Design wallace_mul, start of the top module:
module wallace_mul(input [15:0] a, input [15:0] b, output [32:0] out, input clk);
Size: roughly 2200 cells after synthesis, ~720 flip-flops, roughly 66 I/O pins.
clock: 4.4 ns
lec_check: 0
abc_area: 1
cap_margin: 0
core_margin: 3
core_utilization: 17
cts_cluster_diameter: 35
cts_cluster_size: 93
gpl_routability_driven: 0
hold_slack_margin: -0.01
max_routing_layer: met4
place_density: 0.47
slew_margin: 30
run.sh (not shown) runs the stock make flow with config.mk's settings and CLKGATE_MAP_FILE=.
Next try:
- ABC_AREA: 1 -> default
- CAP_MARGIN: 0 -> 20
- CORE_MARGIN: 3 -> 2
- CORE_UTILIZATION: 17 -> 66
- CTS_CLUSTER_DIAMETER: 35 -> default
- CTS_CLUSTER_SIZE: 93 -> default
- GPL_ROUTABILITY_DRIVEN: 0 -> default
- HOLD_SLACK_MARGIN: -0.01 -> default
- PLACE_DENSITY: 0.47 -> default
- SETUP_SLACK_MARGIN: default -> 0.49
- SLEW_MARGIN: 30 -> 20
- clock period: 4.4 -> 4.13 ns (I/O delays scaled with it)
What happened: Cell count drops by 45%; final area drops by 6.1%; flip-flop count stays the same; clock skew drops by 0.018 ns; global-route usage climbs by 18 points; count of clock-buffer cells in the layout climbs by 17; wire length drops by 6.5%; non-clock buffer count climbs by 40; critical path depth drops by 1; utilization climbs by 59 points.
Next try:
- CORE_UTILIZATION: 66 -> 40
- MAX_ROUTING_LAYER: met4 -> default
- PLACE_DENSITY: default -> 0.6
- SETUP_SLACK_MARGIN: 0.49 -> default
- clock period: 4.13 -> 4.25 ns (I/O delays scaled with it)
=> Via count drops by about 4%; count of clock-buffer cells in the layout goes down by 10; area after synthesis is unchanged; die area rose by 64%; combinational power fell by about 20%; global-route usage came out lower by 11 points; worst hold slack is about the same; clock skew is higher by 0.0035 ns; clock power fell by about 0.8%; setup slack degrades by 0.15 ns.
Next try:
- ABC_AREA: default -> 1
- CORE_UTILIZATION: 40 -> 70
- CTS_CLUSTER_DIAMETER: default -> 272
- clock period: 4.25 -> 2.46 ns (I/O delays scaled with it)
After rerunning: With this change the flow completed, yet does not pass: negative setup slack. Worst hold slack hardly moves. Final cell count is higher by 11%. Non-clock buffer count rose by 116. Cell area goes up by about 9%. Worst setup slack loses 0.78 ns. Power came out higher by about 100%. Clock-buffer cell count rises by 4. Area after synthesis came out higher by 3.5%. Critical path depth increases by 8. Routed wire length climbs by 54%. Die size fell by 40%.
Next try:
- ABC_AREA: 1 -> default
- CORE_UTILIZATION: 70 -> 40
- CTS_CLUSTER_DIAMETER: 272 -> default
- clock period: 2.46 -> 4.22 ns (I/O delays scaled with it)
This time the run finished clean. Combinational power shrinks by 61%. Register-to-register slack is better by 2.0 ns. Non-clock buffer count shrinks by 114. Cell count shrinks by 9.8%. Routed wire length shrinks by 35%. Die area grows by 68%. Sequential share of layout area grows by 4.2 points. Total power shrinks by 49%. Sequential power shrinks by 44%. Final area shrinks by 8.7%. Global-route usage shrinks by 20 points.
Next try:
- CORE_UTILIZATION: 40 -> 71
- HOLD_SLACK_MARGIN: default -> -0.05
- SETUP_SLACK_MARGIN: default -> 0.68
- TNS_END_PERCENT: default -> 5
- clock period: 4.22 -> 2.41 ns (I/O delays scaled with it)
Outcome: The new run produced a layout that fails on negative setup slack. Sequential share of layout area falls by 1.4 points. First-iteration DRC count rises by well over a third. Hold slack improves by 0.0036 ns. Wire length rises by well over a third. Critical path depth rises by 1. Register-to-register slack degrades by 2.1 ns.

---

Starting RTL as in the previous note.
make LEC_CHECK=0 ABC_AREA=0 CAP_MARGIN=35 CORE_MARGIN=2 CORE_UTILIZATION=17 GPL_ROUTABILITY_DRIVEN=0 MAX_ROUTING_LAYER=met4 PLACE_DENSITY=0.47 SLEW_MARGIN=40 finish   # period 4.4 ns
The starting point ran to the end with no violations.
==> next run, changes <==
- ABC_AREA: 0 -> default
- CAP_MARGIN: 35 -> 20
- CORE_UTILIZATION: 17 -> 40
- GPL_ROUTABILITY_DRIVEN: 0 -> default
- MAX_ROUTING_LAYER: met4 -> default
- PLACE_DENSITY: 0.47 -> 0.6
- SLEW_MARGIN: 40 -> 20
Outcome: Area after synthesis is unchanged; sequential power hardly moves; maximum frequency shrinks by 1.8%; design area shrinks by 5.3%; core utilization grows by 26 points; combinational power shrinks by 7.5%; register-to-register slack stays flat; clock-buffer cell count grows by 4; global-route usage grows by 7.0 points.
==> next run, changes <==
- CORE_UTILIZATION: 40 -> 71
- HOLD_SLACK_MARGIN: default -> -0.05
- clock period: 4.4 -> 2.41 ns (I/O delays scaled with it)
What happened: The changed run reached the layout checks and failed them: negative setup slack; core utilization rose by 42 points; worst setup slack got worse by 1200 ps; sequential share of layout area fell by 3.1 points; cell count fell by a few percent; power rose by well over a third; via count rose by about a fifth; non-clock buffer count rose by 182; cell area rose by a few percent; sequential power rose by well over a third; wire length rose by well over a third.
==> next run, changes <==
- CORE_UTILIZATION: 71 -> 33
- HOLD_SLACK_MARGIN: -0.05 -> default
- clock period: 2.41 -> 4.25 ns (I/O delays scaled with it)
After rerunning: The new run finished clean. Via count came out lower by 15%. Critical path depth is lower by 2. Register-to-register slack improved by 1900 ps. Total power falls by 51%. Global-route usage is lower by 22 points. Sequential share of layout area went up by 2.7 points.
==> next run, changes <==
- ABC_AREA: default -> 1
- CORE_UTILIZATION: 33 -> 57
- PLACE_DENSITY: 0.6 -> default
- PLACE_DENSITY_LB_ADDON: default -> 0.11
- SETUP_SLACK_MARGIN: default -> 0.49
- clock period: 4.25 -> 2.44 ns (I/O delays scaled with it)
After rerunning:
- The changed run completed, yet does not pass: negative setup slack
- via count came out higher by about 20%
- global-route usage came out higher by 9.5 points
- non-clock buffer count came out higher by 110
- count of clock-buffer cells in the layout came out higher by 15
- power came out higher by 94%
- die area came out lower by about 40%
- synthesized cell count came out higher by about 30%
- routed wire length came out higher by 9.1%
==> next run, changes <==
- CORE_UTILIZATION: 57 -> 72
- CTS_CLUSTER_DIAMETER: default -> 396
- CTS_CLUSTER_SIZE: default -> 15
- PLACE_DENSITY_LB_ADDON: 0.11 -> default
- SETUP_SLACK_MARGIN: 0.49 -> -0.14
- clock period: 2.44 -> 2.36 ns (I/O delays scaled with it)
The changed run produced a layout that fails on negative setup slack.
Via count increases by 13%.
Clock-buffer cell count goes down by 43.
Power came out higher by 2.2%.
Area after synthesis does not change.
Final cell count drops by 6.3%.
Final area falls by about 2.4%.
Setup slack degrades by 220 ps.
Global-route usage grows by 13 points.
Critical path depth stays the same.
Routed wire length increases by 48%.
No activity file was given, so power comes from the tool's default toggle rates.
